==> flow/design.v (excerpt) <==
module sig_altmult_add
(
	input signed [15:0] dataa, datab, datac, datad,
	input 		clock, aclr,
	output reg 	[32:0] result
);
For scale: ~2600 cells after synthesis, about 160 flip-flops, roughly 99 I/O pins.
make LEC_CHECK=0 CAP_MARGIN=10 CELL_PAD_IN_SITES_DETAIL_PLACEMENT=0 CORE_MARGIN=2 CORE_UTILIZATION=72 CTS_CLUSTER_DIAMETER=79 CTS_CLUSTER_SIZE=35 GPL_ROUTABILITY_DRIVEN=1 MAX_ROUTING_LAYER=met5 MIN_ROUTING_LAYER=met1 PLACE_DENSITY_LB_ADDON=0.29 SETUP_SLACK_MARGIN=-0.36 SLEW_MARGIN=20 finish   # period 4.94 ns
run.sh (not shown) runs the stock make flow with config.mk's settings and CLKGATE_MAP_FILE=.
The baseline reached the layout checks and failed them: negative setup slack.
Change:
ABC_AREA = 1   (was default)
CTS_CLUSTER_SIZE = 46   (was 35)
PLACE_DENSITY = 0.87   (was default)
PLACE_DENSITY_LB_ADDON = default   (was 0.29)
SETUP_SLACK_MARGIN = 0.72   (was -0.36)
clock period = 6.36 ns   (was 4.94 ns; I/O delays follow)
After rerunning: The changed run finished clean; maximum frequency is higher by 29%; wire length fell by 1.4%; worst setup slack gains 3.1 ns; final area came out lower by 1.7%; via count rises by 8.8%.
Change:
CAP_MARGIN = 20   (was 10)
CELL_PAD_IN_SITES_DETAIL_PLACEMENT = default   (was 0)
CTS_CLUSTER_DIAMETER = 213   (was 79)
CTS_CLUSTER_SIZE = default   (was 46)
GPL_ROUTABILITY_DRIVEN = default   (was 1)
MAX_ROUTING_LAYER = default   (was met5)
MIN_ROUTING_LAYER = default   (was met1)
PLACE_DENSITY = default   (was 0.87)
PLACE_DENSITY_LB_ADDON = 0.01   (was default)
SETUP_SLACK_MARGIN = default   (was 0.72)
clock period = 5.14 ns   (was 6.36 ns; I/O delays follow)
Now the flow aborted during 5_1_grt (GRT-0232).
Die area is unchanged.
Area after synthesis does not change.
Synthesized cell count stays the same.

Starting RTL as in the previous note.
// sig_altmult_add
module sig_altmult_add
(
	input signed [15:0] dataa, datab, datac, datad,
	input 		clock, aclr,
	output reg 	[32:0] result
);
clock: 5.24 ns
lec_check: 0
abc_area: 1
cap_margin: 10
cell_pad_in_sites_detail_placement: 0
cell_pad_in_sites_global_placement: 3
core_aspect_ratio: 0.5
core_margin: 2
core_utilization: 34
cts_cluster_diameter: 266
cts_cluster_size: 100
gpl_routability_driven: 0
max_routing_layer: met5
min_routing_layer: met1
place_density_lb_addon: 0.3
setup_slack_margin: -0.52
slew_margin: 20
tns_end_percent: 10
The first run finished but fails on negative setup slack.
Edit:
Settings changed: CELL_PAD_IN_SITES_GLOBAL_PLACEMENT 3 to unset, CORE_ASPECT_RATIO 0.5 to unset, CORE_UTILIZATION 34 to 67, HOLD_SLACK_MARGIN set to 0.28.
=>
- The changed run produced a layout that fails on negative setup slack
- wire length drops by 12%
- worst setup slack is better by 30 ps
- global-route usage rose by 15 points
- area after synthesis stays the same
- via count came out higher by 6.5%
- utilization rose by 36 points
- design area decreases by 4.7%
- sequential cell count does not change

job 2771:
Starting RTL as in the previous note.
export LEC_CHECK = 0
export CAP_MARGIN = 10
export CELL_PAD_IN_SITES_DETAIL_PLACEMENT = 0
export CORE_MARGIN = 2
export CORE_UTILIZATION = 72
export CTS_CLUSTER_DIAMETER = 79
export CTS_CLUSTER_SIZE = 35
export GPL_ROUTABILITY_DRIVEN = 1
export MAX_ROUTING_LAYER = met5
export MIN_ROUTING_LAYER = met1
export PLACE_DENSITY = 0.42
export SETUP_SLACK_MARGIN = 1.82
export SLEW_MARGIN = 20
create_clock -name core_clock -period 6.34 [get_ports {clock}]
> inputs changed (job 2771 -> job 7976)
==> flow/config.mk <==
export PLATFORM = sky130hd
export DESIGN_NAME = sig_altmult_add
export DESIGN_NICKNAME = sig_altmult_add
export VERILOG_FILES = /design/flow/design.v
export SDC_FILE = /design/flow/constraint.sdc
export NUM_CORES = 4
export LEC_CHECK = 0
export CAP_MARGIN = 20
export CORE_MARGIN = 2
export CORE_UTILIZATION = 59
export SLEW_MARGIN = 20
==> flow/constraint.sdc <==
create_clock -name core_clock -period 4.63 [get_ports {clock}]
set_input_delay 0.9260 -clock core_clock [delete_from_list [all_inputs] [get_ports {clock}]]
set_output_delay 0.9260 -clock core_clock [all_outputs]
set_load 0.01 [all_outputs]
- Status job 7976: flow complete, layout not clean - negative setup slack
- Taking job 2771 as the reference, in job 7976 number of resized instances in the post-cts repair step fell by about 1%, critical path depth climbed 2, worst slack on hold paths barely changed, measured slew at the worst slew-check pin has decreased.
- Changes observed in job 7976 relative to job 2771: sequential share of layout area fell 0.75 points; utilization fell 13 points.
- On clock insertion delay at the later pin of the skew report, job 2771 and job 7976 are basically level.
For job 6119, these inputs were changed with respect to job 7976:
diff --git a/flow/config.mk b/flow/config.mk
--- a/flow/config.mk
+++ b/flow/config.mk
@@ -7,0 +8 @@
+export ABC_AREA = 1
@@ -10 +11,2 @@
-export CORE_UTILIZATION = 59
+export CORE_UTILIZATION = 68
+export CTS_CLUSTER_SIZE = 99
@@ -11,0 +14 @@
+export TNS_END_PERCENT = 5
==> flow/constraint.sdc <==
create_clock -name core_clock -period 4.01 [get_ports {clock}]
set_input_delay 0.8020 -clock core_clock [delete_from_list [all_inputs] [get_ports {clock}]]
set_output_delay 0.8020 -clock core_clock [all_outputs]
set_load 0.01 [all_outputs]
==> results <==
- To summarise job 6119: no stage aborted, but the layout did not pass its checks, failing on negative setup slack.
- Higher clock-pin slew reported for the worst setup and hold paths after clock tree synthesis among job 7976 and job 6119: job 6119
- datac_reg[11]$_DFF_PP0_ as the worst setup path startpoint was reported by job 6119, and datab_reg[4]$_DFF_PP0_ by job 7976.
- Fmax delta (job 6119 − job 7976): favourable
- Job 6119 — worst path setup slack after routing 0.34 ns lower, job 7976 as reference
Here is what was changed in the inputs of job 3471 compared with job 6119.
diff --git a/flow/config.mk b/flow/config.mk
--- a/flow/config.mk
+++ b/flow/config.mk
@@ -8 +7,0 @@
-export ABC_AREA = 1
@@ -11,2 +10 @@
-export CORE_UTILIZATION = 68
-export CTS_CLUSTER_SIZE = 99
+export CORE_UTILIZATION = 40
@@ -14 +11,0 @@
-export TNS_END_PERCENT = 5
==> flow/constraint.sdc <==
create_clock -name core_clock -period 7.0 [get_ports {clock}]
set_input_delay 1.4000 -clock core_clock [delete_from_list [all_inputs] [get_ports {clock}]]
set_output_delay 1.4000 -clock core_clock [all_outputs]
set_load 0.01 [all_outputs]
## What came out
- The final layout from job 3471, which completed every stage, passed the timing, design-rule and antenna checks at the end of the flow.
- NOTE per-instance average area after synthesis job 6119->job 3471 increased by more than a quarter
- In job 3471, the setup slack came out 2.00 ns above the value in job 6119.
- Re total negative slack: job 3471 and job 6119 aren't equal, and the higher value belongs to job 3471.
Input-level comparison between job 4372 and job 3471:
diff --git a/flow/config.mk b/flow/config.mk
--- a/flow/config.mk
+++ b/flow/config.mk
@@ -8,2 +8,4 @@
-export CAP_MARGIN = 20
-export CORE_MARGIN = 2
+export CAP_MARGIN = 40
+export CELL_PAD_IN_SITES_DETAIL_PLACEMENT = 0
+export CORE_ASPECT_RATIO = 1.22
+export CORE_MARGIN = 3
@@ -11 +13,5 @@
-export SLEW_MARGIN = 20
+export CTS_CLUSTER_SIZE = 48
+export GPL_TIMING_DRIVEN = 0
+export HOLD_SLACK_MARGIN = 0.28
+export SLEW_MARGIN = 35
+export TNS_END_PERCENT = 40
[summary]
On job 4372: critical path depth is 9.5% higher than what job 3471 gave. Delta (job 4372 minus job 3471): antenna diode instance count grew by 1, number of nets in the finished design grew by about 1.6%. Measured against each other, job 4372 and job 3471 differ in total number of vias, the lower figure coming from job 3471. Measured against each other, job 4372 and job 3471 differ in core outline area, the higher figure coming from job 3471. Share of the core filled with cells in the final layout came out higher on job 4372 than on job 3471.
